### design/flow/run.sh
#!/bin/bash
# the make line also repeats each setting of config.mk as NAME=value (left out here)
make -C /OpenROAD-flow-scripts/flow DESIGN_CONFIG=/design/flow/config.mk WORK_HOME=/design/flow/orfs CLKGATE_MAP_FILE= finish
### design/flow/config.mk
export PLATFORM = sky130hd
export DESIGN_NAME = saw2sin
export DESIGN_NICKNAME = saw2sin
export VERILOG_FILES = /design/flow/design.v
export SDC_FILE = /design/flow/constraint.sdc
export NUM_CORES = 4
export LEC_CHECK = 0
export CAP_MARGIN = 20
export CORE_MARGIN = 2
export CORE_UTILIZATION = 57
export SLEW_MARGIN = 20
### design/flow/constraint.sdc
create_clock -name core_clock -period 56.9 [get_ports {i_clk}]
set_input_delay 11.3800 -clock core_clock [delete_from_list [all_inputs] [get_ports {i_clk}]]
set_output_delay 11.3800 -clock core_clock [all_outputs]
set_load 0.01 [all_outputs]
### design/flow/design.v
`default_nettype none
module cordic
( input  var [15:0] i_qph  
, output var [15:0] o_sin  
);
logic [15:0] i_x;
logic [15:0] i_y;
always_comb i_x = i_qph[15] ? 16'h0000 : 16'hDBD9;
always_comb i_y = i_qph[15] ? 16'hDBD9 : 16'h0000;
logic [22:0] cordic_angle [0:18];
always_comb cordic_angle[ 0] = 23'h25C80A;  
always_comb cordic_angle[ 1] = 23'h13F670;  
always_comb cordic_angle[ 2] = 23'h0A2223;  
always_comb cordic_angle[ 3] = 23'h05161A;  
always_comb cordic_angle[ 4] = 23'h028BAF;  
always_comb cordic_angle[ 5] = 23'h0145EC;  
always_comb cordic_angle[ 6] = 23'h00A2F8;  
always_comb cordic_angle[ 7] = 23'h00517C;  
always_comb cordic_angle[ 8] = 23'h0028BE;  
always_comb cordic_angle[ 9] = 23'h00145F;  
always_comb cordic_angle[10] = 23'h000A2F;  
always_comb cordic_angle[11] = 23'h000517;  
always_comb cordic_angle[12] = 23'h00028B;  
always_comb cordic_angle[13] = 23'h000145;  
always_comb cordic_angle[14] = 23'h0000A2;  
always_comb cordic_angle[15] = 23'h000051;  
always_comb cordic_angle[16] = 23'h000028;  
always_comb cordic_angle[17] = 23'h000014;  
always_comb cordic_angle[18] = 23'h00000A;  
/*verilator lint_off UNOPTFLAT*/
logic [18:0] x [0:19];
logic [18:0] y [0:19];
logic [22:0] p [0:19];
/*verilator lint_on UNOPTFLAT*/
always_comb x[0] = {1'b0, i_x, {2{1'b0}}};
always_comb y[0] = {1'b0, i_y, {2{1'b0}}};
always_comb p[0] = {i_qph, {7{1'b0}}};
/*verilator lint_off ALWCOMBORDER*/
for (genvar i = 0; i < 19; i = i + 1) begin: l_cordic_steps
  always_comb
    if (p[i][22]) begin
      x[i+1] = x[i] + (y[i] >>> (i+1));
      y[i+1] = y[i] - (x[i] >>> (i+1));
      p[i+1] = p[i] + cordic_angle[i];
    end else begin
      x[i+1] = x[i] - (y[i] >>> (i+1));
      y[i+1] = y[i] + (x[i] >>> (i+1));
      p[i+1] = p[i] - cordic_angle[i];
    end
end
/*verilator lint_on ALWCOMBORDER*/
always_comb
  if (i_qph > 16'd65508)   o_sin = 16'hFFFE;
  else if (i_qph < 16'd32) o_sin = i_qph + (i_qph >> 1);
  else                     o_sin = y[19][17:2];
endmodule
`default_nettype none
module saw2sin
( input  var        i_clk
, input  var [15:0] i_saw
, output var [15:0] o_sin
);
logic invert;
always_comb invert = i_saw[15];
logic reverse;
always_comb reverse = i_saw[14];
logic [15:0] qsaw;
always_comb qsaw = reverse
  ? {~i_saw[13:0], 2'b11}  
  : {i_saw[13:0], 2'b01};  
logic [15:0] qsin;
cordic cordic
( .i_qph (qsaw)
, .o_sin (qsin)
);
logic [16:0] sin;
always_ff @(posedge i_clk) sin <= reverse
  ? (invert ? ~{1'b1, qsin[15:0]}           
            : {1'b1, qsin[15:0]} + 17'd1)   
  : (invert ? ~{1'b1, qsin[15:0]} + 17'd2   
            : {1'b1, qsin[15:0]} + 17'd0);  
always_comb o_sin = sin[16:1];
endmodule
==> ci_impl_report.md, run 1 <==
## Implementation flow summary

| Metric | Value |
|---|---|
| Mapped Nets | `7046` |
| Die Size | `79700 µm²` |
| H-tree levels | `1` |
| TritonCTS Buffers | `3` |
| Ys cells | `6061` |
| Post-DP HPWL | `130 mm` |
| Cell with the most instances after synthesis | `ha_1` |
| Tool error | `[ERROR GRT-0116] Global routing finished with congestion. Check the congestion regions in the DRC Viewer.` |
| Root buffer cell | `clkbuf_16` |
| EDFF count, synth | `0` |
| Syn Inst Count | `6061` |
| Top cells, area | `ha_1, xnor2_1, a21oi_1` |
| Area fraction in mux cells | `0.760%` |
| Yosys top cell by area | `ha_1` |
| Synth cell count leaders | `ha_1, a21oi_1, xnor2_1` |
| Post-synth cell types | `126` |
| GP Congestion | `1.01` |
| Outcome | `aborted with a tool error` |
| Pre-CTS setup slack | `-5.61 ns` |
| Gr usage total | `67.2%` |
| Share of the yosys chip area belonging to registers | `0.726%` |
| Yosys simple share | `15.8%` |
| Die H | `282 µm` |
| Syn Area/Cell | `7.28 µm²` |
| Main synth FF type | `dfxtp_1` |
| CTS max path bufs | `2` |
| Fp_density | `57.3%` |
| # rows | `102` |
| Mapped Area | `44100 µm²` |
| Aoi share | `29.1%` |
| Dpl cell area | `65000 µm²` |
| GRT overflow | `24` |
| Core Box Area | `77100 µm²` |
| Die width | `282 µm` |
| Xor+xnor area frac | `19.2%` |
| Last stage | `5_1_grt` |
| Top logic family | `AND-OR/OR-AND gates` |
| Flops after synth | `16` |
| Ys async rst share | `0%` |
| Yosys adder share | `28.2%` |
| Syn. warnings | `6` |
| CTS Sinks | `16` |
| Post-synth top area share | `26.4%` |
| Port bufs | `32` |
| Post-synth area from yosys stat | `44100 µm²` |
| I/O Pins | `33` |
## metal layers
layer  GRT overflow  global-route usage, %
met1              3                   67.6
met2              8                   87.9
met3              0                   47.6
met4             13                   61.7
met5              0                   32.3
## metrics by stage
step | hold WS (ns) | std cells
floorplan | 11.61 | 6061
global placement | 12.14 | 9491
detailed placement | 12.14 | 9491
CTS | 11.96 | 9960
## what timing repair did
action                     CTS
pin swaps                  331
cloned                       2
hold buffers                 0
resized                    413
setup endpoints to repair   16
setup buffers              464
==> run 2, diff against run 1 <==
Settings changed: ABC_AREA set to 1, CORE_UTILIZATION 57 to 66, CTS_CLUSTER_DIAMETER set to 338, CTS_CLUSTER_SIZE set to 95, PLACE_DENSITY set to 0.43, TNS_END_PERCENT set to 30.
Clock period 56.9 ns to 43.5 ns, I/O delays scaled along.
==> ci_impl_report.md, run 2 <==
## Implementation flow summary

| Metric | Value |
|---|---|
| Outcome | `aborted with a tool error` |
| Last stage | `4_1_cts` |
| Tool error | `[ERROR DPL-0038] Utilization greater than 100%, impossible to legalize` |
| Syn Inst Count | `6789 (+12%)` |
| GP Congestion | `0.995 (-1.1%)` |
| Ys cells | `6789 (+12%)` |
| Post-synth area from yosys stat | `44400 µm² (+0.65%)` |
| Aoi share | `19.0% (-10 points)` |
| Cell with the most instances after synthesis | `inv_1` |
| Area fraction in mux cells | `0% (-0.76 points)` |
| Port bufs | `32 (unchanged)` |
| Flops after synth | `16 (unchanged)` |
| Share of the yosys chip area belonging to registers | `0.721% (-0.0047 points)` |
| Post-synth top area share | `26.3% (-0.17 points)` |
| Mapped Area | `44400 µm² (+0.65%)` |
| Post-synth cell types | `77 (-39%)` |
| Die H | `263 µm (-6.7%)` |
| # rows | `95 (-6.9%)` |
| Post-DP HPWL | `162 mm (+24%)` |
| Synth cell count leaders | `inv_1, nand2_1, ha_1` |
| Syn Area/Cell | `6.54 µm² (-10%)` |
| Die width | `263 µm (-6.7%)` |
| Fp_density | `66.4% (+9.1 points)` |
| Mapped Nets | `7774 (+10%)` |
| Pre-CTS setup slack | `-13.90 ns (-8.29 ns)` |
| EDFF count, synth | `0 (unchanged)` |
| Yosys adder share | `27.9% (-0.30 points)` |
| Ys async rst share | `0% (unchanged)` |
| Yosys top cell by area | `ha_1` |
| Core Box Area | `66900 µm² (-13%)` |
| Top cells, area | `ha_1, xor2_1, inv_1` |
| I/O Pins | `33 (unchanged)` |
| Die Size | `69400 µm² (-13%)` |
| Syn. warnings | `6 (unchanged)` |
| Xor+xnor area frac | `18.2% (-1.0 points)` |
| Main synth FF type | `dfxtp_1` |
| Yosys simple share | `23.2% (+7.4 points)` |
| Top logic family | `adder cells` |
run 2: stage by stage:
stage / area [µm²] / TNS, ns / std cells
after floorplan: 45500 / -98.30 / 6789
after global placement: 64100 / -120.29 / 10008
after detailed placement: 64100 / -218.81 / 10008
==> run 3, diff against run 2 <==
Settings changed: ABC_AREA 1 to unset, CORE_UTILIZATION 66 to 65, CTS_CLUSTER_DIAMETER 338 to 271, CTS_CLUSTER_SIZE 95 to 83, MAX_ROUTING_LAYER set to met4, PLACE_DENSITY 0.43 to unset, TNS_END_PERCENT 30 to 5.
Clock period 43.5 ns to 60.7 ns, I/O delays scaled along.
==> ci_impl_report.md, run 3 <==
## Implementation flow summary

| Metric | Value |
|---|---|
| Outcome | `aborted with a tool error` |
| Last stage | `5_1_grt` |
| Tool error | `[ERROR GRT-0232] Routing congestion too high. Check the congestion heatmap in the GUI.` |
| Yosys adder share | `28.2% (+0.30 points)` |
| H-tree levels | `1` |
| Synth cell count leaders | `ha_1, a21oi_1, xnor2_1` |
| Flops after synth | `16 (unchanged)` |
| Yosys simple share | `15.8% (-7.4 points)` |
| Cell with the most instances after synthesis | `ha_1` |
| Main synth FF type | `dfxtp_1` |
| Core Box Area | `67200 µm² (+0.36%)` |
| GP Congestion | `1.05 (+5.5%)` |
| Die Size | `70000 µm² (+0.87%)` |
| Post-synth top area share | `26.4% (+0.17 points)` |
| Yosys top cell by area | `ha_1` |
| Root buffer cell | `clkbuf_16` |
| Post-synth area from yosys stat | `44100 µm² (-0.65%)` |
| Ys cells | `6061 (-11%)` |
| Dpl cell area | `58300 µm² (-9.0%)` |
| TritonCTS Buffers | `3` |
| Mapped Nets | `7046 (-9.4%)` |
| Fp_density | `65.7% (-0.66 points)` |
| Xor+xnor area frac | `19.2% (+1.0 points)` |
| Syn Inst Count | `6061 (-11%)` |
| Syn. warnings | `6 (unchanged)` |
| Top cells, area | `ha_1, xnor2_1, a21oi_1` |
| EDFF count, synth | `0 (unchanged)` |
| Top logic family | `AND-OR/OR-AND gates` |
| Pre-CTS setup slack | `-3.47 ns (+10.43 ns)` |
| Aoi share | `29.1% (+10 points)` |
| CTS max path bufs | `2` |
| Die H | `265 µm (+0.43%)` |
| Ys async rst share | `0% (unchanged)` |
| Post-synth cell types | `126 (+64%)` |
| Mapped Area | `44100 µm² (-0.65%)` |
| CTS Sinks | `16` |
| Post-DP HPWL | `122 mm (-25%)` |
| Syn Area/Cell | `7.28 µm² (+11%)` |
| GRT overflow | `11` |
| Gr usage total | `67.1%` |
| Area fraction in mux cells | `0.760% (+0.76 points)` |
| # rows | `95 (unchanged)` |
| I/O Pins | `33 (unchanged)` |
| Share of the yosys chip area belonging to registers | `0.726% (+0.0047 points)` |
| Port bufs | `32 (unchanged)` |
| Die width | `265 µm (+0.43%)` |
run 3: layer usage:
| layer | overflow | GRT usage (%) |
|---|---|---|
| met3 | 0 | 41.8 |
| met5 | - | - |
| met1 | 0 | 65.0 |
| met4 | 4 | 65.5 |
| met2 | 7 | 90.1 |
run 3: stage by stage:
stage / hold slack, ns / instances
floorplan: 12.37 / 6061
global placement: 12.85 / 8516
detailed placement: 12.86 / 8516
CTS: 12.63 / 8672
run 3: timing repair:
item / CTS
endpoints found under the hold margin: 0
gates cloned: 2
resized: 215
endpoints found under the setup margin: 16
buffers inserted: 150
pin swaps: 152
hold buffers: 0
==> run 4, diff against run 3 <==
Settings changed: ABC_AREA set to 1, CAP_MARGIN 20 to 10, CELL_PAD_IN_SITES_DETAIL_PLACEMENT set to 0, CORE_UTILIZATION 65 to 71, CTS_CLUSTER_DIAMETER 271 to unset, CTS_CLUSTER_SIZE 83 to 75, GPL_ROUTABILITY_DRIVEN set to 1, GPL_TIMING_DRIVEN set to 1, PLACE_DENSITY set to 0.64, SETUP_SLACK_MARGIN set to -2.0, TNS_END_PERCENT 5 to 65.
Clock period 60.7 ns to 52.7 ns, I/O delays scaled along.
==> ci_impl_report.md, run 4 <==
## Implementation flow summary

| Metric | Value |
|---|---|
| Outcome | `aborted with a tool error` |
| Last stage | `4_1_cts` |
| Tool error | `[ERROR DPL-0033] detailed placement checks failed during check placement.` |
| # rows | `91 (-4.2%)` |
| Ys async rst share | `0% (unchanged)` |
| Yosys adder share | `27.9% (-0.30 points)` |
| Post-synth cell types | `77 (-39%)` |
| Xor+xnor area frac | `18.2% (-1.0 points)` |
| Fp_density | `71.9% (+6.1 points)` |
| Flops after synth | `16 (unchanged)` |
| EDFF count, synth | `0 (unchanged)` |
| Mapped Nets | `7774 (+10%)` |
| Main synth FF type | `dfxtp_1` |
| Syn. warnings | `6 (unchanged)` |
| Ys cells | `6789 (+12%)` |
| Aoi share | `19.0% (-10 points)` |
| Port bufs | `32 (unchanged)` |
| Synth cell count leaders | `inv_1, nand2_1, ha_1` |
| Die width | `254 µm (-3.9%)` |
| Cell with the most instances after synthesis | `inv_1` |
| Post-synth area from yosys stat | `44400 µm² (+0.65%)` |
| Pre-CTS setup slack | `-5.76 ns (-2.28 ns)` |
| I/O Pins | `33 (unchanged)` |
| Share of the yosys chip area belonging to registers | `0.721% (-0.0047 points)` |
| GP Congestion | `1.06 (+0.66%)` |
| Die Size | `64600 µm² (-7.7%)` |
| Syn Inst Count | `6789 (+12%)` |
| Mapped Area | `44400 µm² (+0.65%)` |
| Post-synth top area share | `26.3% (-0.17 points)` |
| Top logic family | `adder cells` |
| Syn Area/Cell | `6.54 µm² (-10%)` |
| Top cells, area | `ha_1, xor2_1, inv_1` |
| Core Box Area | `61800 µm² (-7.9%)` |
| Die H | `254 µm (-3.9%)` |
| Area fraction in mux cells | `0% (-0.76 points)` |
| Yosys top cell by area | `ha_1` |
| Yosys simple share | `23.2% (+7.4 points)` |
| Post-DP HPWL | `150 mm (+23%)` |
## run 4: metrics by stage
stage	cell area, µm²	cells	TNS [ns]
after detailed placement	59000	9412	-88.05
after global placement	59000	9412	-8.91
after floorplan	44500	6789	-28.15
==> run 5, diff against run 4 <==
Settings changed: CAP_MARGIN 10 to 20, CELL_PAD_IN_SITES_DETAIL_PLACEMENT 0 to unset, CORE_UTILIZATION 71 to 72, CTS_CLUSTER_SIZE 75 to 98, GPL_ROUTABILITY_DRIVEN 1 to unset, GPL_TIMING_DRIVEN 1 to unset, MAX_ROUTING_LAYER met4 to unset, PLACE_DENSITY 0.64 to unset, SETUP_SLACK_MARGIN -2.0 to unset, TNS_END_PERCENT 65 to unset.
Clock period 52.7 ns to 70.4 ns, I/O delays scaled along.
==> ci_impl_report.md, run 5 <==
## PnR job results

| Metric | Value |
|---|---|
| Yosys top cell by area | `ha_1` |
| N_diodes | `0` |
| WP buf/inv | `36` |
| Mapped Area | `44400 µm² (unchanged)` |
| Crit-path leading delay family | `AND-OR/OR-AND gates` |
| Post-synth area from yosys stat | `44400 µm² (unchanged)` |
| DRT Wirelength | `113 mm` |
| CTS tree | `yes` |
| Top cells, area | `ha_1, xor2_1, inv_1` |
| Worst hold-check path type | `input port to flop` |
| CP startpoint | `i_saw[14]` |
| Post-synth cell types | `77 (unchanged)` |
| GRT overflow | `0` |
| Avg WL per Cell | `14.9 µm` |
| Slowest stage delay, CP | `0.56 ns` |
| Yosys adder share | `27.9% (unchanged)` |
| Fp_density | `72.4% (+0.53 points)` |
| Die H | `252 µm (-0.68%)` |
| Cell with the most instances after synthesis | `inv_1` |
| Gr usage total | `34.0%` |
| Tool Warnings | `52` |
| FMAX | `0.0153 GHz` |
| Outcome | `no timing/DRC/antenna violations` |
| Minimum clock period | `65.26 ns` |
| CP endpoint | `sin[13]$_DFF_P_` |
| Antenna violations before repair | `0` |
| Syn Area/Cell | `6.54 µm² (unchanged)` |
| Post-synth top area share | `26.3% (unchanged)` |
| Max transition margin | `42.4%` |
| Initial drt markers | `2861` |
| Die width | `252 µm (-0.68%)` |
| Crit path max fanout | `37` |
| I/O Pins | `33 (unchanged)` |
| Flops after synth | `16 (unchanged)` |
| First-pass GRT wire length | `186 mm` |
| Critical path depth | `311` |
| HP Start | `i_saw[14]` |
| Yosys simple share | `23.2% (unchanged)` |
| Main synth FF type | `dfxtp_1` |
| Aoi share | `19.0% (unchanged)` |
| Endpoints failing hold | `0` |
| Core Box Area | `61400 µm² (-0.74%)` |
| Final setup fails | `0` |
| Routed Antenna Nets | `0` |
| Post-DP HPWL | `97.5 mm (-35%)` |
| Synth cell count leaders | `inv_1, nand2_1, ha_1` |
| Fin crit share | `92.7%` |
| Setup TNS | `0 ns` |
| # rows | `91 (unchanged)` |
| Router iterations before antenna repair | `6` |
| Slew Limit Fails | `0` |
| Critical Path Sink Type | `flop` |
| Vias in the first global route | `40545` |
| Kind of critical path | `input port to flop` |
| GP Congestion | `1.06 (about the same)` |
| EDFF count, synth | `0 (unchanged)` |
| Worst Path Required | `70.55 ns` |
| TritonCTS Buffers | `3` |
| Ys async rst share | `0% (unchanged)` |
| WP data arrival | `65.41 ns` |
| Xor+xnor area frac | `18.2% (unchanged)` |
| Die Size | `63700 µm² (-1.4%)` |
| Worst slew pin tran | `0.864 ns` |
| Worst Hold Depth | `5` |
| CTS max path bufs | `2` |
| DR DRC count | `0` |
| Final nets | `7794` |
| P&R area growth vs syn | `2.99%` |
| Clock-pin slew on the worst setup and hold paths | `0.05 ns` |
| Via Count | `43574` |
| Max-Cap Viols | `0` |
| Cts-stage hold buffer count | `0` |
| Syn. warnings | `6 (unchanged)` |
| Largest net degree at the start of global routing | `47` |
| CTS Sinks | `16` |
| Sink of the worst hold path | `sin[16]$_DFF_P_` |
| Root buffer cell | `clkbuf_16` |
| CP dominant cell by count | `a21oi_1` |
| CP startpoint kind | `input port` |
| Syn Inst Count | `6789 (unchanged)` |
| Average vias per placed instance | `5.73` |
| Top logic family | `adder cells` |
| H-tree levels | `1` |
| Port bufs | `32 (unchanged)` |
| Ys cells | `6789 (unchanged)` |
| Mapped Nets | `7774 (unchanged)` |
| Share of the yosys chip area belonging to registers | `0.721% (unchanged)` |
| Area fraction in mux cells | `0% (unchanged)` |
| Slowest CP cell | `xor2_1` |
==> run 5: timing repair <==
action,in CTS,in global routing
resized,0,18
setup buffers,0,20
endpoints found under the setup margin,0,16
==> run 5: per-stage QoR <==
stage	hold slack (ns)	utilization (%)	setup slack, ns	std cells	area [µm²]
floorplan	14.38	-	8.38	6789	44400
global placement	14.82	74.0	4.20	7570	45400
detailed placement	14.82	74.0	2.96	7570	45400
CTS	14.76	74.1	3.04	7574	45500
global route	14.74	74.5	-0.121	7598	45800
finish	14.71	74.5	5.14	7598	45800
==> run 5: final cells by class <==
cell class	instances	area [µm²]
inverter	1176	4460
timing repair buffer	67	591
fill	5450	15600
tap	790	988
timing repair inverter	2	10.0
multi-input combinational	5543	39300
sequential	16	320
clock buffer	4	88.8
==> run 5: routing by layer <==
metal / share of wire, % / up-vias / global-route usage (%)
li1: - / 22564 / -
met3: 4.6 / 210 / 1.77
met2: 47 / 1128 / 60.9
met5: 0 / - / 0
met1: 46 / 19672 / 43.9
met4: 3.0 / 0 / 9.89
==> run 6, diff against run 5 <==
Settings changed: CAP_MARGIN 20 to 15, CTS_CLUSTER_SIZE 98 to unset.
Clock period 70.4 ns to 52.8 ns, I/O delays scaled along.
==> ci_impl_report.md, run 6 <==
## Implementation flow summary

| Metric | Value |
|---|---|
| Die H | `252 µm (unchanged)` |
| Synth cell count leaders | `inv_1, nand2_1, ha_1` |
| Main synth FF type | `dfxtp_1` |
| Syn Inst Count | `6789 (unchanged)` |
| Post-synth top area share | `26.3% (unchanged)` |
| GP Congestion | `1.03 (-2.5%)` |
| Post-DP HPWL | `120 mm (+23%)` |
| Port bufs | `32 (unchanged)` |
| Yosys adder share | `27.9% (unchanged)` |
| Xor+xnor area frac | `18.2% (unchanged)` |
| Mapped Nets | `7774 (unchanged)` |
| Die Size | `63700 µm² (unchanged)` |
| Fp_density | `72.4% (unchanged)` |
| Post-synth cell types | `77 (unchanged)` |
| Yosys simple share | `23.2% (unchanged)` |
| # rows | `91 (unchanged)` |
| Mapped Area | `44400 µm² (unchanged)` |
| Share of the yosys chip area belonging to registers | `0.721% (unchanged)` |
| Ys async rst share | `0% (unchanged)` |
| Dpl cell area | `55400 µm² (+22%)` |
| Dpl cells | `8871 (+17%)` |
| I/O Pins | `33 (unchanged)` |
| Die width | `252 µm (unchanged)` |
| Area fraction in mux cells | `0% (unchanged)` |
| EDFF count, synth | `0 (unchanged)` |
| Cell with the most instances after synthesis | `inv_1` |
| Tool error | `[ERROR DPL-0033] detailed placement checks failed during check placement.` |
| Top cells, area | `ha_1, xor2_1, inv_1` |
| Flops after synth | `16 (unchanged)` |
| Syn. warnings | `6 (unchanged)` |
| Aoi share | `19.0% (unchanged)` |
| Yosys top cell by area | `ha_1` |
| Top logic family | `adder cells` |
| Post-synth area from yosys stat | `44400 µm² (unchanged)` |
| Ys cells | `6789 (unchanged)` |
| Last stage | `4_1_cts` |
| Outcome | `aborted with a tool error` |
| Syn Area/Cell | `6.54 µm² (unchanged)` |
| Core Box Area | `61400 µm² (unchanged)` |
## run 6: per-stage QoR
stage | util, % | hold slack (ns) | worst slack, ns
after global placement | 90.3 | 11.30 | -1.40
after floorplan | - | 10.86 | 0.00557
after detailed placement | 90.3 | 11.30 | -3.64
==> run 7, diff against run 6 <==
Settings changed: CAP_MARGIN 15 to 10, CELL_PAD_IN_SITES_DETAIL_PLACEMENT set to 0, CORE_UTILIZATION 72 to 71, CTS_CLUSTER_DIAMETER set to 359, CTS_CLUSTER_SIZE set to 85, GPL_ROUTABILITY_DRIVEN set to 0, GPL_TIMING_DRIVEN set to 1, MAX_ROUTING_LAYER set to met4, PLACE_DENSITY set to 0.63, SETUP_SLACK_MARGIN set to 2.98, TNS_END_PERCENT set to 45.
Clock period 52.8 ns to 55.5 ns, I/O delays scaled along.
==> ci_impl_report.md, run 7 <==
## Implementation flow summary

| Metric | Value |
|---|---|
| Outcome | `aborted with a tool error` |
| Last stage | `5_1_grt` |
| Tool error | `[ERROR GRT-0232] Routing congestion too high. Check the congestion heatmap in the GUI.` |
| Gr usage total | `84.9%` |
| H-tree levels | `1` |
| GRT overflow | `442` |
| Cts-stage hold buffer count | `0` |
| EDFF count, synth | `0 (unchanged)` |
| Top logic family | `adder cells` |
| Dpl cell area | `47900 µm² (-14%)` |
| Dpl cells | `7869 (-11%)` |
| Main synth FF type | `dfxtp_1` |
| Die Size | `64600 µm² (+1.4%)` |
| Yosys adder share | `27.9% (unchanged)` |
| CTS max path bufs | `2` |
| Area fraction in mux cells | `0% (unchanged)` |
| Pre-CTS setup slack | `-2.28 ns (+1.36 ns)` |
| Fp_density | `71.9% (-0.53 points)` |
| Syn. warnings | `6 (unchanged)` |
| Aoi share | `19.0% (unchanged)` |
| # rows | `91 (unchanged)` |
| CTS Sinks | `16` |
| Post-synth cell types | `77 (unchanged)` |
| Ys async rst share | `0% (unchanged)` |
| Top cells, area | `ha_1, xor2_1, inv_1` |
| Xor+xnor area frac | `18.2% (unchanged)` |
| Post-synth top area share | `26.3% (unchanged)` |
| Die width | `254 µm (+0.69%)` |
| Yosys top cell by area | `ha_1` |
| Syn Inst Count | `6789 (unchanged)` |
| Port bufs | `32 (unchanged)` |
| Share of the yosys chip area belonging to registers | `0.721% (unchanged)` |
| Flops after synth | `16 (unchanged)` |
| Ys cells | `6789 (unchanged)` |
| TritonCTS Buffers | `3` |
| Cell with the most instances after synthesis | `inv_1` |
| Die H | `254 µm (+0.69%)` |
| Post-DP HPWL | `99.8 mm (-17%)` |
| Yosys simple share | `23.2% (unchanged)` |
| Mapped Nets | `7774 (unchanged)` |
| Core Box Area | `61800 µm² (+0.74%)` |
| Syn Area/Cell | `6.54 µm² (unchanged)` |
| Root buffer cell | `clkbuf_16` |
| Synth cell count leaders | `inv_1, nand2_1, ha_1` |
| I/O Pins | `33 (unchanged)` |
| Mapped Area | `44400 µm² (unchanged)` |
| Post-synth area from yosys stat | `44400 µm² (unchanged)` |
## run 7: metal layers
metal / GRT overflow / global-route usage (%)
met5: - / -
met4: 156 / 88.1
met1: 11 / 80.4
met3: 16 / 72.5
met2: 259 / 98.6
## run 7: metrics by stage
step / hold WS [ns] / util (%)
floorplan: 11.40 / -
global placement: 11.69 / 77.4
detailed placement: 11.70 / 77.4
CTS: 11.28 / 85.1
## run 7: timing repair
| item | in CTS |
|---|---|
| endpoints found under the hold margin | 0 |
| setup buffers | 339 |
| gates resized | 471 |
| gates cloned | 4 |
| pin swaps | 377 |
| setup endpoints to repair | 16 |
==> run 8, diff against run 7 <==
Settings changed: ABC_AREA 1 to 0, CORE_UTILIZATION 71 to 72, CTS_CLUSTER_DIAMETER 359 to unset, CTS_CLUSTER_SIZE 85 to 59, GPL_ROUTABILITY_DRIVEN 0 to 1, HOLD_SLACK_MARGIN set to 0.29, MAX_ROUTING_LAYER met4 to unset, PLACE_DENSITY 0.63 to unset, PLACE_DENSITY_LB_ADDON set to 0.13, SETUP_SLACK_MARGIN 2.98 to -1.61, TNS_END_PERCENT 45 to unset.
Clock period 55.5 ns to 25.4 ns, I/O delays scaled along.
==> ci_impl_report.md, run 8 <==
## Implementation flow summary

| Metric | Value |
|---|---|
| I/O Pins | `33 (unchanged)` |
| Last stage | `3_5_place_dp` |
| Ys async rst share | `0% (unchanged)` |
| Post-synth cell types | `126 (+64%)` |
| Cell with the most instances after synthesis | `ha_1` |
| Top logic family | `AND-OR/OR-AND gates` |
| Syn Inst Count | `6061 (-11%)` |
| Mapped Nets | `7046 (-9.4%)` |
| EDFF count, synth | `0 (unchanged)` |
| Die Size | `63300 µm² (-2.0%)` |
| Tool error | `[ERROR DPL-0038] Utilization greater than 100%, impossible to legalize` |
| Fp_density | `73.0% (+1.1 points)` |
| Post-synth top area share | `26.4% (+0.17 points)` |
| Area fraction in mux cells | `0.760% (+0.76 points)` |
| Share of the yosys chip area belonging to registers | `0.726% (+0.0047 points)` |
| Mapped Area | `44100 µm² (-0.65%)` |
| GP Congestion | `1.08` |
| Port bufs | `32 (unchanged)` |
| Outcome | `aborted with a tool error` |
| Yosys adder share | `28.2% (+0.30 points)` |
| Die width | `252 µm (-1.0%)` |
| Top cells, area | `ha_1, xnor2_1, a21oi_1` |
| Die H | `252 µm (-1.0%)` |
| Yosys top cell by area | `ha_1` |
| Post-synth area from yosys stat | `44100 µm² (-0.65%)` |
| Main synth FF type | `dfxtp_1` |
| Synth cell count leaders | `ha_1, a21oi_1, xnor2_1` |
| Ys cells | `6061 (-11%)` |
| Core Box Area | `60500 µm² (-2.2%)` |
| Syn. warnings | `6 (unchanged)` |
| Xor+xnor area frac | `19.2% (+1.0 points)` |
| Yosys simple share | `15.8% (-7.4 points)` |
| # rows | `90 (-1.1%)` |
| Aoi share | `29.1% (+10 points)` |
| Syn Area/Cell | `7.28 µm² (+11%)` |
| Flops after synth | `16 (unchanged)` |
run 8: stage by stage:
stage	cells	area [µm²]	hold WS (ns)	setup TNS (ns)
after floorplan	6061	45900	5.31	-436.19
after global placement	9205	64500	5.82	-453.94
==> run 9, diff against run 8 <==
Settings changed: ABC_AREA 0 to 1, CAP_MARGIN 10 to 20, CELL_PAD_IN_SITES_DETAIL_PLACEMENT 0 to unset, CTS_CLUSTER_DIAMETER set to 338, CTS_CLUSTER_SIZE 59 to 95, GPL_ROUTABILITY_DRIVEN 1 to unset, GPL_TIMING_DRIVEN 1 to unset, HOLD_SLACK_MARGIN 0.29 to unset, PLACE_DENSITY set to 0.43, PLACE_DENSITY_LB_ADDON 0.13 to unset, SETUP_SLACK_MARGIN -1.61 to unset.
Clock period 25.4 ns to 68.5 ns, I/O delays scaled along.
==> ci_impl_report.md, run 9 <==
## PnR job results

| Metric | Value |
|---|---|
| Main synth FF type | `dfxtp_1` |
| CTS tree | `yes` |
| Top logic family | `adder cells` |
| Outcome | `no timing/DRC/antenna violations` |
| Fp_density | `72.4% (-0.60 points)` |
| Clock-pin slew on the worst setup and hold paths | `0.05 ns` |
| First-pass GRT wire length | `185 mm` |
| Cts-stage hold buffer count | `0` |
| Logic cell area | `39500 µm²` |
| Minimum clock period | `63.53 ns` |
| TritonCTS Buffers | `3` |
| Share of the yosys chip area belonging to registers | `0.721% (-0.0047 points)` |
| Router iterations before antenna repair | `8` |
| CTS max path bufs | `2` |
| GRT overflow | `0` |
| Setup TNS | `0 ns` |
| CP dominant cell by count | `a21oi_1` |
| Antenna violations before repair | `0` |
| Initial drt markers | `2635` |
| Dpl cells | `7575` |
| Flops after synth | `16 (unchanged)` |
| Yosys adder share | `27.9% (-0.30 points)` |
| Avg WL per Cell | `14.9 µm` |
| Tool Warnings | `52` |
| Core Box Area | `61400 µm² (+1.5%)` |
| Syn Inst Count | `6789 (+12%)` |
| Routed Antenna Nets | `0` |
| Syn. warnings | `6 (unchanged)` |
| Xor+xnor area frac | `18.2% (-1.0 points)` |
| Final cell count without fillers | `7608` |
| P&R area growth vs syn | `3.67%` |
| Final nets | `7805` |
| Worst slew pin tran | `0.917 ns` |
| Yosys top cell by area | `ha_1` |
| Critical path depth | `313` |
| Fin crit share | `92.8%` |
| WP buf/inv | `38` |
| Crit path max fanout | `37` |
| Register Area | `320 µm²` |
| Post-synth cell types | `77 (-39%)` |
| Ys async rst share | `0% (unchanged)` |
| Synth cell count leaders | `inv_1, nand2_1, ha_1` |
| Crit-path leading delay family | `AND-OR/OR-AND gates` |
| Slowest stage delay, CP | `0.54 ns` |
| Dpl cell area | `45400 µm²` |
| DRT Wirelength | `113 mm` |
| Port bufs | `32 (unchanged)` |
| Via Count | `43507` |
| Largest net degree at the start of global routing | `47` |
| Sink of the worst hold path | `sin[2]$_DFF_P_` |
| Worst hold-check path type | `input port to flop` |
| Final setup fails | `0` |
| # rows | `91 (+1.1%)` |
| DR DRC count | `0` |
| Ys cells | `6789 (+12%)` |
| Vias in the first global route | `40529` |
| Gr usage total | `33.7%` |
| CTS Sinks | `16` |
| N_diodes | `0` |
| GP Congestion | `0.967 (-11%)` |
| Slew Limit Fails | `0` |
| Post-synth area from yosys stat | `44400 µm² (+0.65%)` |
| FMAX | `0.0157 GHz` |
| WP data arrival | `63.68 ns` |
| I/O Pins | `33 (unchanged)` |
| H-tree levels | `1` |
| Yosys simple share | `23.2% (+7.4 points)` |
| Cell with the most instances after synthesis | `inv_1` |
| Top cells, area | `ha_1, xor2_1, inv_1` |
| Average vias per placed instance | `5.72` |
| CP endpoint | `sin[13]$_DFF_P_` |
| Syn Area/Cell | `6.54 µm² (-10%)` |
| Aoi share | `19.0% (-10 points)` |
| EDFF count, synth | `0 (unchanged)` |
| Max-Cap Viols | `0` |
| Slowest CP cell | `fa_1` |
| CP startpoint | `i_saw[14]` |
| Kind of critical path | `input port to flop` |
| Post-DP HPWL | `97.6 mm` |
| Endpoints failing hold | `0` |
| Critical Path Sink Type | `flop` |
| CP startpoint kind | `input port` |
| Post-route cell area | `46100 µm²` |
| Max transition margin | `38.5%` |
| Fillers | `5395` |
| Die H | `252 µm (+0.32%)` |
| Mapped Area | `44400 µm² (+0.65%)` |
| Area fraction in mux cells | `0% (-0.76 points)` |
| Worst Hold Depth | `4` |
| Post-synth top area share | `26.3% (-0.17 points)` |
| Mapped Nets | `7774 (+10%)` |
| Die Size | `63700 µm² (+0.64%)` |
| Worst Path Required | `68.65 ns` |
| HP Start | `i_saw[14]` |
| Die width | `252 µm (+0.32%)` |
| Root buffer cell | `clkbuf_16` |
[run 9: stage by stage]
stage	utilization [%]	worst slack [ns]	hold slack, ns
CTS	74.2	1.85	14.39
global placement	74.0	3.17	14.44
global route	75.0	-0.161	14.38
detailed placement	74.0	1.85	14.44
finish	75.0	4.97	14.35
floorplan	-	6.86	14.00
[run 9: final cells by class]
type / instances / area share, %
inverters: 1176 / 9.66
clock buffers: 3 / 0.163
repair buffers: 77 / 1.51
well taps: 790 / 2.15
repair inverters: 2 / 0.0217
flip-flops and latches: 16 / 0.696
multi-input cells: 5544 / 85.8
[run 9: timing repair]
action	4_1_cts	5_1_grt
setup endpoints to repair	0	16
buffers inserted	0	24
resized	0	57
[run 9: per-layer routing]
layer,track usage (%),share of wire (%),up-vias
li1,-,-,22561
met1,43.0,45,19631
met2,60.7,47,1089
met3,1.81,4.5,226
met4,10.3,3.1,0
met5,0,0,-
==> run 10, diff against run 9 <==
Settings changed: CAP_MARGIN 20 to 10, CELL_PAD_IN_SITES_DETAIL_PLACEMENT set to 0, CORE_UTILIZATION 72 to 71, CTS_CLUSTER_DIAMETER 338 to unset, CTS_CLUSTER_SIZE 95 to 75, GPL_ROUTABILITY_DRIVEN set to 0, GPL_TIMING_DRIVEN set to 1, MAX_ROUTING_LAYER set to met4, PLACE_DENSITY 0.43 to 0.64, SETUP_SLACK_MARGIN set to 0.56, TNS_END_PERCENT set to 65.
Clock period 68.5 ns to 63.9 ns, I/O delays scaled along.
==> ci_impl_report.md, run 10 <==
## PnR job results

| Metric | Value |
|---|---|
| WP data arrival | `59.89 ns (-3.79 ns)` |
| Yosys top cell by area | `ha_1` |
| Yosys simple share | `23.2% (unchanged)` |
| Sink of the worst hold path | `sin[2]$_DFF_P_` |
| Kind of critical path | `input port to flop` |
| Post-synth top area share | `26.3% (unchanged)` |
| Yosys adder share | `27.9% (unchanged)` |
| Max-Cap Viols | `0 (unchanged)` |
| Mapped Area | `44400 µm² (unchanged)` |
| Gr usage total | `34.1% (+0.36 points)` |
| First-pass GRT wire length | `183 mm (-0.75%)` |
| Clock-pin slew on the worst setup and hold paths | `0.05 ns (about the same)` |
| Die H | `254 µm (+0.69%)` |
| Aoi share | `19.0% (unchanged)` |
| Initial drt markers | `2784 (+5.7%)` |
| Slowest CP cell | `clkdlybuf4s50_1` |
| Slowest stage delay, CP | `0.54 ns (about the same)` |
| Final nets | `7859 (+0.69%)` |
| I/O Pins | `33 (unchanged)` |
| CP dominant cell by count | `nand2_1` |
| Crit path max fanout | `37 (unchanged)` |
| Ys cells | `6789 (unchanged)` |
| Crit-path leading delay family | `AND-OR/OR-AND gates` |
| Area fraction in mux cells | `0% (unchanged)` |
| Antenna violations before repair | `0 (unchanged)` |
| Fp_density | `71.9% (-0.53 points)` |
| Port bufs | `32 (unchanged)` |
| Average vias per placed instance | `5.73 (+0.27%)` |
| RSZ-0062 raised after global routing | `false` |
| Vias in the first global route | `40267 (-0.65%)` |
| Syn Inst Count | `6789 (unchanged)` |
| Outcome | `no timing/DRC/antenna violations` |
| Syn Area/Cell | `6.54 µm² (unchanged)` |
| GRT overflow | `0 (unchanged)` |
| Flops after synth | `16 (unchanged)` |
| Largest net degree at the start of global routing | `47 (unchanged)` |
| CP startpoint kind | `input port` |
| Core Box Area | `61800 µm² (+0.74%)` |
| Top logic family | `adder cells` |
| Die Size | `64600 µm² (+1.4%)` |
| CTS tree | `yes` |
| Routed Antenna Nets | `0 (unchanged)` |
| WP buf/inv | `30 (-21%)` |
| Cell with the most instances after synthesis | `inv_1` |
| Hold WS | `13.24 ns (-1.11 ns)` |
| CP endpoint | `sin[16]$_DFF_P_` |
| H-tree levels | `1 (unchanged)` |
| Via Count | `44208 (+1.6%)` |
| DR DRC count | `0 (unchanged)` |
| Max transition margin | `43.3% (+4.8 points)` |
| Root buffer cell | `clkbuf_16` |
| N_diodes | `0 (unchanged)` |
| DRT Wirelength | `115 mm (+1.4%)` |
| Setup TNS | `0 ns (unchanged)` |
| Mapped Nets | `7774 (unchanged)` |
| Top cells, area | `ha_1, xor2_1, inv_1` |
| Critical Path Sink Type | `flop` |
| CTS max path bufs | `2 (unchanged)` |
| Slew Limit Fails | `0 (unchanged)` |
| Main synth FF type | `dfxtp_1` |
| Minimum clock period | `59.75 ns` |
| CP startpoint | `i_saw[13]` |
| Endpoints failing hold | `0 (unchanged)` |
| Critical path depth | `312 (-0.32%)` |
| Share of the yosys chip area belonging to registers | `0.721% (unchanged)` |
| Die width | `254 µm (+0.69%)` |
| Ys async rst share | `0% (unchanged)` |
| Syn. warnings | `6 (unchanged)` |
| Worst slew pin tran | `0.842 ns (-0.0744 ns)` |
| Worst Hold Depth | `4 (unchanged)` |
| Fin util | `76.4% (+1.3 points)` |
| Tool Warnings | `52 (unchanged)` |
| HP Start | `i_saw[14]` |
| Fin crit share | `93.5% (+0.76 points)` |
| Post-synth cell types | `77 (unchanged)` |
| Router iterations before antenna repair | `6 (-2)` |
| P&R area growth vs syn | `6.28%` |
| TritonCTS Buffers | `3 (unchanged)` |
| Synth cell count leaders | `inv_1, nand2_1, ha_1` |
| Xor+xnor area frac | `18.2% (unchanged)` |
| Worst Path Required | `64.04 ns (-4.61 ns)` |
| Post-DP HPWL | `96.2 mm (-1.4%)` |
| CTS Sinks | `16 (unchanged)` |
| EDFF count, synth | `0 (unchanged)` |
| # rows | `91 (unchanged)` |
| Avg WL per Cell | `14.9 µm (about the same)` |
| FMAX | `0.0167 GHz` |
| Worst hold-check path type | `input port to flop` |
| Final setup fails | `0 (unchanged)` |
| Post-synth area from yosys stat | `44400 µm² (unchanged)` |
| Cts-stage hold buffer count | `0 (unchanged)` |
## run 10: routing by layer
metal | wire length [µm] | vias up | GRT usage (%) | part of all wire, %
met3 | 5340 | 232 | 1.63 | 4.6
li1 | - | 22660 | - | -
met2 | 54200 | 1144 | 59.8 | 47
met4 | 3190 | 0 | 8.25 | 2.8
met5 | 0 | - | - | 0
met1 | 52000 | 20172 | 42.9 | 45
## run 10: final cells by class
class | count | area (µm²)
Multi-Input combinational cell | 5544 | 40200
Fill cell | 5284 | 14600
Inverter | 1176 | 4460
Timing Repair Buffer | 131 | 1130
Tap cell | 837 | 1050
Sequential cell | 16 | 320
Clock buffer | 4 | 88.8
Timing Repair inverter | 2 | 10.0
## run 10: metrics by stage
| stage | setup WS, ns | std cells | cell area [µm²] |
|---|---|---|---|
| after floorplan | 3.18 | 6789 | 44400 |
| final | 4.15 | 7710 | 47200 |
| after CTS | 0.641 | 7629 | 45600 |
| after global routing | 0.0412 | 7710 | 47200 |
| after detailed placement | -0.479 | 7624 | 45500 |
| after global placement | 0.616 | 7624 | 45500 |
## run 10: what timing repair did
action,4_1_cts,5_1_grt
endpoints found under the hold margin,0,0
cloned,1,5
pin swaps,0,58
setup buffers,0,76
endpoints found under the setup margin,16,16
resized,8,222
==> run 11, diff against run 10 <==
Settings changed: ABC_AREA 1 to unset, CAP_MARGIN 10 to 20, CELL_PAD_IN_SITES_DETAIL_PLACEMENT 0 to unset, CORE_UTILIZATION 71 to 66, CTS_CLUSTER_SIZE 75 to unset, GPL_ROUTABILITY_DRIVEN 0 to unset, GPL_TIMING_DRIVEN 1 to unset, MAX_ROUTING_LAYER met4 to unset, PLACE_DENSITY 0.64 to unset, SETUP_SLACK_MARGIN 0.56 to unset, TNS_END_PERCENT 65 to unset.
Clock period 63.9 ns to 57.4 ns, I/O delays scaled along.
==> ci_impl_report.md, run 11 <==
## Implementation flow summary

| Metric | Value |
|---|---|
| Core Box Area | `66000 µm² (+6.7%)` |
| Post-synth area from yosys stat | `44100 µm² (-0.65%)` |
| Cell with the most instances after synthesis | `ha_1` |
| Flops after synth | `16 (unchanged)` |
| Top logic family | `AND-OR/OR-AND gates` |
| Die width | `263 µm (+3.3%)` |
| Yosys simple share | `15.8% (-7.4 points)` |
| Last stage | `3_5_place_dp` |
| Outcome | `aborted with a tool error` |
| Post-synth top area share | `26.4% (+0.17 points)` |
| Syn Area/Cell | `7.28 µm² (+11%)` |
| Aoi share | `29.1% (+10 points)` |
| Syn. warnings | `6 (unchanged)` |
| Mapped Nets | `7046 (-9.4%)` |
| Share of the yosys chip area belonging to registers | `0.726% (+0.0047 points)` |
| GP Congestion | `1.07` |
| Fp_density | `66.9% (-5.0 points)` |
| I/O Pins | `33 (unchanged)` |
| Xor+xnor area frac | `19.2% (+1.0 points)` |
| Top cells, area | `ha_1, xnor2_1, a21oi_1` |
| Yosys top cell by area | `ha_1` |
| Die H | `263 µm (+3.3%)` |
| Synth cell count leaders | `ha_1, a21oi_1, xnor2_1` |
| Die Size | `69000 µm² (+6.8%)` |
| Ys async rst share | `0% (unchanged)` |
| Main synth FF type | `dfxtp_1` |
| Ys cells | `6061 (-11%)` |
| # rows | `94 (+3.3%)` |
| EDFF count, synth | `0 (unchanged)` |
| Syn Inst Count | `6061 (-11%)` |
| Area fraction in mux cells | `0.760% (+0.76 points)` |
| Port bufs | `32 (unchanged)` |
| Tool error | `[ERROR DPL-0033] detailed placement checks failed during check placement.` |
| Yosys adder share | `28.2% (+0.30 points)` |
| Post-synth cell types | `126 (+64%)` |
| Mapped Area | `44100 µm² (-0.65%)` |
==> run 11: per-stage QoR <==
stage | instance area, µm² | setup slack, ns
2_1_floorplan | 45900 | -2.04
3_3_place_gp | 64000 | -3.25
==> run 12, diff against run 11 <==
Settings changed: ABC_AREA set to 1, CORE_ASPECT_RATIO set to 0.5, CORE_UTILIZATION 66 to 65, CTS_CLUSTER_DIAMETER set to 283, CTS_CLUSTER_SIZE set to 98, PLACE_DENSITY set to 0.42, TNS_END_PERCENT set to 15.
Clock period 57.4 ns to 37.7 ns, I/O delays scaled along.
==> ci_impl_report.md, run 12 <==
## Implementation flow summary

| Metric | Value |
|---|---|
| Outcome | `aborted with a tool error` |
| Syn Area/Cell | `6.54 µm² (-10%)` |
| Last stage | `4_1_cts` |
| Xor+xnor area frac | `18.2% (-1.0 points)` |
| Post-synth area from yosys stat | `44400 µm² (+0.65%)` |
| Dpl cell area | `63600 µm²` |
| Cell with the most instances after synthesis | `inv_1` |
| Main synth FF type | `dfxtp_1` |
| Top cells, area | `ha_1, xor2_1, inv_1` |
| Post-synth cell types | `77 (-39%)` |
| Syn Inst Count | `6789 (+12%)` |
| Flops after synth | `16 (unchanged)` |
| GP Congestion | `1.06 (-1.2%)` |
| EDFF count, synth | `0 (unchanged)` |
| Die Size | `70600 µm² (+2.4%)` |
| Mapped Area | `44400 µm² (+0.65%)` |
| Port bufs | `32 (unchanged)` |
| Mapped Nets | `7774 (+10%)` |
| Yosys simple share | `23.2% (+7.4 points)` |
| Yosys adder share | `27.9% (-0.30 points)` |
| Die width | `374 µm (+42%)` |
| Top logic family | `adder cells` |
| Die H | `189 µm (-28%)` |
| Post-synth top area share | `26.3% (-0.17 points)` |
| Syn. warnings | `6 (unchanged)` |
| Fp_density | `66.0% (-0.90 points)` |
| # rows | `67 (-29%)` |
| Share of the yosys chip area belonging to registers | `0.721% (-0.0047 points)` |
| Post-DP HPWL | `157 mm` |
| Ys cells | `6789 (+12%)` |
| Synth cell count leaders | `inv_1, nand2_1, ha_1` |
| Area fraction in mux cells | `0% (-0.76 points)` |
| I/O Pins | `33 (unchanged)` |
| Core Box Area | `67300 µm² (+2.0%)` |
| Ys async rst share | `0% (unchanged)` |
| Yosys top cell by area | `ha_1` |
| Aoi share | `19.0% (-10 points)` |
| Tool error | `[ERROR DPL-0033] detailed placement checks failed during check placement.` |
==> run 12: through the flow <==
stage / utilization (%) / setup slack, ns / std cells / hold slack, ns / TNS (ns)
2_1_floorplan: - / -11.20 / 6789 / 7.84 / -176.49
3_5_place_dp: 94.5 / -17.13 / 9994 / 8.28 / -269.54
3_3_place_gp: 94.5 / -12.88 / 9994 / 8.28 / -196.64
==> run 13, diff against run 12 <==
Settings changed: CORE_ASPECT_RATIO 0.5 to 0.91, CORE_UTILIZATION 65 to 72, TNS_END_PERCENT 15 to 10.
Clock period 37.7 ns to 38.1 ns, I/O delays scaled along.
==> ci_impl_report.md, run 13 <==
## Implementation flow summary

| Metric | Value |
|---|---|
| Synth cell count leaders | `inv_1, nand2_1, ha_1` |
| Post-synth cell types | `77 (unchanged)` |
| Syn. warnings | `6 (unchanged)` |
| EDFF count, synth | `0 (unchanged)` |
| Main synth FF type | `dfxtp_1` |
| Cell with the most instances after synthesis | `inv_1` |
| Die Size | `63700 µm² (-9.7%)` |
| Die H | `241 µm (+28%)` |
| Syn Inst Count | `6789 (unchanged)` |
| Last stage | `3_5_place_dp` |
| Xor+xnor area frac | `18.2% (unchanged)` |
| Core Box Area | `60800 µm² (-9.7%)` |
| Port bufs | `32 (unchanged)` |
| Fp_density | `73.1% (+7.1 points)` |
| Share of the yosys chip area belonging to registers | `0.721% (unchanged)` |
| Top logic family | `adder cells` |
| Outcome | `aborted with a tool error` |
| Syn Area/Cell | `6.54 µm² (unchanged)` |
| Die width | `264 µm (-29%)` |
| Mapped Nets | `7774 (unchanged)` |
| Ys cells | `6789 (unchanged)` |
| GP Congestion | `1.05 (-1.2%)` |
| Yosys top cell by area | `ha_1` |
| Top cells, area | `ha_1, xor2_1, inv_1` |
| Post-synth area from yosys stat | `44400 µm² (unchanged)` |
| Yosys adder share | `27.9% (unchanged)` |
| Ys async rst share | `0% (unchanged)` |
| # rows | `86 (+28%)` |
| Mapped Area | `44400 µm² (unchanged)` |
| Yosys simple share | `23.2% (unchanged)` |
| I/O Pins | `33 (unchanged)` |
| Aoi share | `19.0% (unchanged)` |
| Area fraction in mux cells | `0% (unchanged)` |
| Flops after synth | `16 (unchanged)` |
| Tool error | `[ERROR DPL-0038] Utilization greater than 100%, impossible to legalize` |
| Post-synth top area share | `26.3% (unchanged)` |
==> run 13: through the flow <==
step / cell area [µm²] / TNS, ns / setup WS, ns / instances
global placement: 63200 / -183.83 / -11.91 / 9866
floorplan: 45100 / -172.48 / -10.95 / 6789
==> run 14, diff against run 13 <==
Settings changed: ABC_AREA 1 to unset, CORE_ASPECT_RATIO 0.91 to unset, CORE_UTILIZATION 72 to 65, CTS_CLUSTER_DIAMETER 283 to 232, CTS_CLUSTER_SIZE 98 to 83, MAX_ROUTING_LAYER set to met4, PLACE_DENSITY 0.42 to unset, TNS_END_PERCENT 10 to 5.
Clock period 38.1 ns to 60.9 ns, I/O delays scaled along.
==> ci_impl_report.md, run 14 <==
## PnR job results

| Metric | Value |
|---|---|
| Post-synth cell types | `126 (+64%)` |
| Via Count | `55170` |
| Tool Warnings | `55` |
| Final setup fails | `16` |
| Die Size | `70000 µm² (+9.9%)` |
| WP buf/inv | `27` |
| Post-synth top area share | `26.4% (+0.17 points)` |
| DRT Wirelength | `173 mm` |
| Worst Path Required | `61.03 ns` |
| Aoi share | `29.1% (+10 points)` |
| CP endpoint | `sin[12]$_DFF_P_` |
| DR DRC count | `0` |
| GP Congestion | `1.02 (-2.6%)` |
| Syn Inst Count | `6061 (-11%)` |
| Initial drt markers | `5447` |
| CP startpoint kind | `input port` |
| Register Area | `320 µm²` |
| FMAX | `0.0152 GHz` |
| Fin crit share | `108%` |
| Largest net degree at the start of global routing | `40` |
| Syn Area/Cell | `7.28 µm² (+11%)` |
| Fp_density | `65.7% (-7.4 points)` |
| Avg WL per Cell | `20.1 µm` |
| WP data arrival | `66.05 ns` |
| Slowest CP cell | `o21bai_1` |
| Max transition margin | `37.8%` |
| Minimum clock period | `65.92 ns` |
| Crit path max fanout | `19` |
| Endpoints failing hold | `0` |
| Ys async rst share | `0% (unchanged)` |
| Cts-stage hold buffer count | `0` |
| Top logic family | `AND-OR/OR-AND gates` |
| Xor+xnor area frac | `19.2% (+1.0 points)` |
| HP Start | `i_saw[14]` |
| CP startpoint | `i_saw[13]` |
| RSZ-0062 raised after global routing | `true` |
| Post-synth area from yosys stat | `44100 µm² (-0.65%)` |
| Post-DP HPWL | `119 mm` |
| Critical path depth | `303` |
| CTS tree | `yes` |
| Router iterations before antenna repair | `9` |
| Crit-path leading delay family | `AND-OR/OR-AND gates` |
| TritonCTS Buffers | `3` |
| Clock-pin slew on the worst setup and hold paths | `0.05 ns` |
| SO Faults | `setup timing` |
| Final setup margin | `-5.02 ns` |
| Die width | `265 µm (about the same)` |
| Port bufs | `32 (unchanged)` |
| P&R area growth vs syn | `38.1%` |
| Average vias per placed instance | `6.43` |
| Critical Path Sink Type | `flop` |
| # rows | `95 (+10%)` |
| Worst Hold Depth | `4` |
| Antenna violations before repair | `1` |
| GRT overflow | `0` |
| Kind of critical path | `input port to flop` |
| Worst hold-check path type | `input port to flop` |
| Setup TNS | `-75.19 ns` |
| Yosys top cell by area | `ha_1` |
| Share of the yosys chip area belonging to registers | `0.726% (+0.0047 points)` |
| Top cells, area | `ha_1, xnor2_1, a21oi_1` |
| Slowest stage delay, CP | `0.55 ns` |
| CTS max path bufs | `2` |
| Main synth FF type | `dfxtp_1` |
| Final nets | `8688` |
| Fin util | `90.8%` |
| Area fraction in mux cells | `0.760% (+0.76 points)` |
| Cell with the most instances after synthesis | `ha_1` |
| Fillers | `3099` |
| Yosys adder share | `28.2% (+0.30 points)` |
| CTS Sinks | `16` |
| Root buffer cell | `clkbuf_16` |
| Syn. warnings | `6 (unchanged)` |
| Logic cell area | `43800 µm²` |
| Vias in the first global route | `52507` |
| Dpl cell area | `57100 µm²` |
| Core Box Area | `67200 µm² (+10%)` |
| Slew Limit Fails | `0` |
| CP dominant cell by count | `a21oi_2` |
| Die H | `265 µm (+9.8%)` |
| Sink of the worst hold path | `sin[1]$_DFF_P_` |
| Flops after synth | `16 (unchanged)` |
| Synth cell count leaders | `ha_1, a21oi_1, xnor2_1` |
| Yosys simple share | `15.8% (-7.4 points)` |
| Mapped Area | `44100 µm² (-0.65%)` |
| I/O Pins | `33 (unchanged)` |
| Worst slew pin tran | `0.926 ns` |
| Post-route cell area | `61000 µm²` |
| Max-Cap Viols | `0` |
| Mapped Nets | `7046 (-9.4%)` |
| First-pass GRT wire length | `246 mm` |
| Routed Antenna Nets | `0` |
| EDFF count, synth | `0 (unchanged)` |
| Gr usage total | `42.6%` |
| Outcome | `failed layout checks` |
| H-tree levels | `1` |
| Ys cells | `6061 (-11%)` |
==> run 14: layout make-up <==
type / count / share of cell area, %
Antenna cell: 1 / 0.00411
Clock buffer: 4 / 0.146
Inverter: 589 / 3.68
Multi-Input combinational cell: 5354 / 71.9
Sequential cell: 16 / 0.526
Tap cell: 873 / 1.79
Timing Repair Buffer: 1739 / 21.9
==> run 14: per-layer routing <==
layer  wire length (µm)  GRT usage (%)  vias up
met3              15600           4.37     1476
li1                   -              -    24894
met2              80000           76.5     3581
met5                  0              -        -
met1              62300           46.7    25219
met4              14800           21.7        0
==> run 14: timing repair <==
action                                  in CTS  in global routing
endpoints found under the setup margin      16                 16
gates resized                              343                223
gates cloned                                 2                  1
setup buffers                              144                 64
pin swaps                                  228                237
==> run 14: metrics by stage <==
step                worst slack (ns)  hold WS [ns]  std cells
global route                   -6.97         12.71       8576
detailed placement             -3.25         12.90       8360
CTS                          -0.0509         12.67       8510
floorplan                     -0.165         12.41       6061
finish                         -5.02         12.71       8576
global placement               -1.58         12.90       8360
==> run 15, diff against run 14 <==
Settings changed: ABC_AREA set to 1, CAP_MARGIN 20 to 5, CORE_UTILIZATION 65 to 42, CTS_CLUSTER_DIAMETER 232 to 391, CTS_CLUSTER_SIZE 83 to unset, GPL_TIMING_DRIVEN set to 0, MAX_ROUTING_LAYER met4 to unset, PLACE_DENSITY set to 0.74, TNS_END_PERCENT 5 to 30.
Clock period 60.9 ns to 85.9 ns, I/O delays scaled along.
==> ci_impl_report.md, run 15 <==
## PnR job results

| Metric | Value |
|---|---|
| P&R area growth vs syn | `4.86%` |
| Aoi share | `19.0% (-10 points)` |
| Fp_density | `42.3% (-23 points)` |
| Largest net degree at the start of global routing | `29 (-28%)` |
| Minimum clock period | `75.45 ns` |
| Die Size | `108000 µm² (+55%)` |
| Xor+xnor area frac | `18.2% (-1.0 points)` |
| Endpoints failing hold | `0 (unchanged)` |
| GP Congestion | `0.958 (-6.2%)` |
| Core Box Area | `105000 µm² (+57%)` |
| Die H | `329 µm (+24%)` |
| Average vias per placed instance | `5.16 (-20%)` |
| Mapped Nets | `7774 (+10%)` |
| CP startpoint kind | `input port` |
| Flops after synth | `16 (unchanged)` |
| Final nets | `7810 (-10%)` |
| GRT overflow | `0 (unchanged)` |
| CTS Sinks | `16 (unchanged)` |
| Area fraction in mux cells | `0% (-0.76 points)` |
| Main synth FF type | `dfxtp_1` |
| Ys cells | `6789 (+12%)` |
| Syn Area/Cell | `6.54 µm² (-10%)` |
| Final setup margin | `10.45 ns (+15.47 ns)` |
| H-tree levels | `1 (unchanged)` |
| WP buf/inv | `49 (+81%)` |
| Top logic family | `adder cells` |
| Crit-path leading delay family | `AND-OR/OR-AND gates` |
| Setup repair bufs after CTS | `0 (-100%)` |
| Post-DP HPWL | `96.0 mm (-19%)` |
| Yosys adder share | `27.9% (-0.30 points)` |
| DRT Wirelength | `109 mm (-37%)` |
| Yosys top cell by area | `ha_1` |
| Antenna violations before repair | `0 (-1)` |
| CP endpoint | `sin[10]$_DFF_P_` |
| Critical path depth | `325 (+7.3%)` |
| Yosys simple share | `23.2% (+7.4 points)` |
| Synth cell count leaders | `inv_1, nand2_1, ha_1` |
| Sink of the worst hold path | `sin[8]$_DFF_P_` |
| Cts-stage hold buffer count | `0 (unchanged)` |
| FMAX | `0.0133 GHz` |
| Slowest stage delay, CP | `0.99 ns (+0.44 ns)` |
| Worst Path Required | `86.02 ns (+24.99 ns)` |
| Max transition margin | `28.4% (-9.4 points)` |
| Fraction of met2 tracks used by global routing | `36.0% (-40 points)` |
| Ys async rst share | `0% (unchanged)` |
| Mapped Area | `44400 µm² (+0.65%)` |
| N_diodes | `0 (-1)` |
| WP data arrival | `75.56 ns (+9.51 ns)` |
| CP startpoint | `i_saw[14]` |
| Top cells, area | `ha_1, xor2_1, inv_1` |
| Post-synth top area share | `26.3% (-0.17 points)` |
| I/O Pins | `33 (unchanged)` |
| Port bufs | `31 (-3.1%)` |
| EDFF count, synth | `0 (unchanged)` |
| Fin util | `44.3% (-46 points)` |
| First-pass GRT wire length | `183 mm (-26%)` |
| Routed Antenna Nets | `0 (unchanged)` |
| Most Crowded Layer GR | `met2` |
| Hold WS | `17.38 ns (+4.67 ns)` |
| Crit path max fanout | `27 (+8)` |
| CP dominant cell by count | `nand2_1` |
| Number of gates resized after cts | `0 (-100%)` |
| Cell with the most instances after synthesis | `inv_1` |
| Pre-CTS setup slack | `9.29 ns (+12.54 ns)` |
| Outcome | `no timing/DRC/antenna violations` |
| Post-synth area from yosys stat | `44400 µm² (+0.65%)` |
| Post-synth cell types | `77 (-39%)` |
| Kind of critical path | `input port to flop` |
| Avg WL per Cell | `13.2 µm (-34%)` |
| Via Count | `42383 (-23%)` |
| DR DRC count | `0 (unchanged)` |
| Fillers | `11049 (+260%)` |
| Vias in the first global route | `40456 (-23%)` |
| Fin crit share | `87.8% (-20 points)` |
| CTS tree | `yes` |
| Router iterations before antenna repair | `8 (-1)` |
| Share of the yosys chip area belonging to registers | `0.721% (-0.0047 points)` |
| # rows | `119 (+25%)` |
| CTS max path bufs | `2 (unchanged)` |
| HP Start | `i_saw[15]` |
| Met1 usage | `24.7% (-22 points)` |
| Final setup fails | `0 (-16)` |
| TritonCTS Buffers | `3 (unchanged)` |
| Gr usage total | `19.5% (-23 points)` |
| Worst slew pin tran | `1.07 ns (+0.147 ns)` |
| Syn Inst Count | `6789 (+12%)` |
| Syn. warnings | `6 (unchanged)` |
| Worst Hold Depth | `4 (unchanged)` |
| Clock-pin slew on the worst setup and hold paths | `0.05 ns (about the same)` |
| Slew Limit Fails | `0 (unchanged)` |
| Worst hold-check path type | `input port to flop` |
| Setup TNS | `0 ns (+75.19 ns)` |
| Critical Path Sink Type | `flop` |
| Root buffer cell | `clkbuf_16` |
| RSZ-0062 raised after global routing | `false` |
| Die width | `329 µm (+24%)` |
| Tool Warnings | `50 (-9.1%)` |
| Max-Cap Viols | `0 (unchanged)` |
| Met3 GRT Util | `0.699% (-3.7 points)` |
| Initial drt markers | `2205 (-60%)` |
| Slowest CP cell | `clkinv_1` |
-- run 15: layer usage --
layer	wire length [µm]	vias up
met1	50800	18966
met4	2700	0
met2	52200	683
met5	0	-
met3	2910	145
li1	-	22589
-- run 15: final cells by class --
| cell class | instances | area [µm²] | area share (%) |
|---|---|---|---|
| multi-input combinational | 5541 | 39200 | 84.2 |
| tap | 1391 | 1740 | 3.74 |
| timing repair buffer | 31 | 310 | 0.666 |
| clock buffer | 4 | 88.8 | 0.191 |
| buffer | 56 | 463 | 0.994 |
| inverter | 1176 | 4430 | 9.51 |
| sequential | 16 | 320 | 0.688 |
-- run 15: stage by stage --
| stage | instances | instance area (µm²) |
|---|---|---|
| final | 8215 | 46600 |
| after global routing | 8215 | 46600 |
| after CTS | 8215 | 46600 |
| after detailed placement | 8211 | 46500 |
| after global placement | 8211 | 46500 |
| after floorplan | 6789 | 44400 |
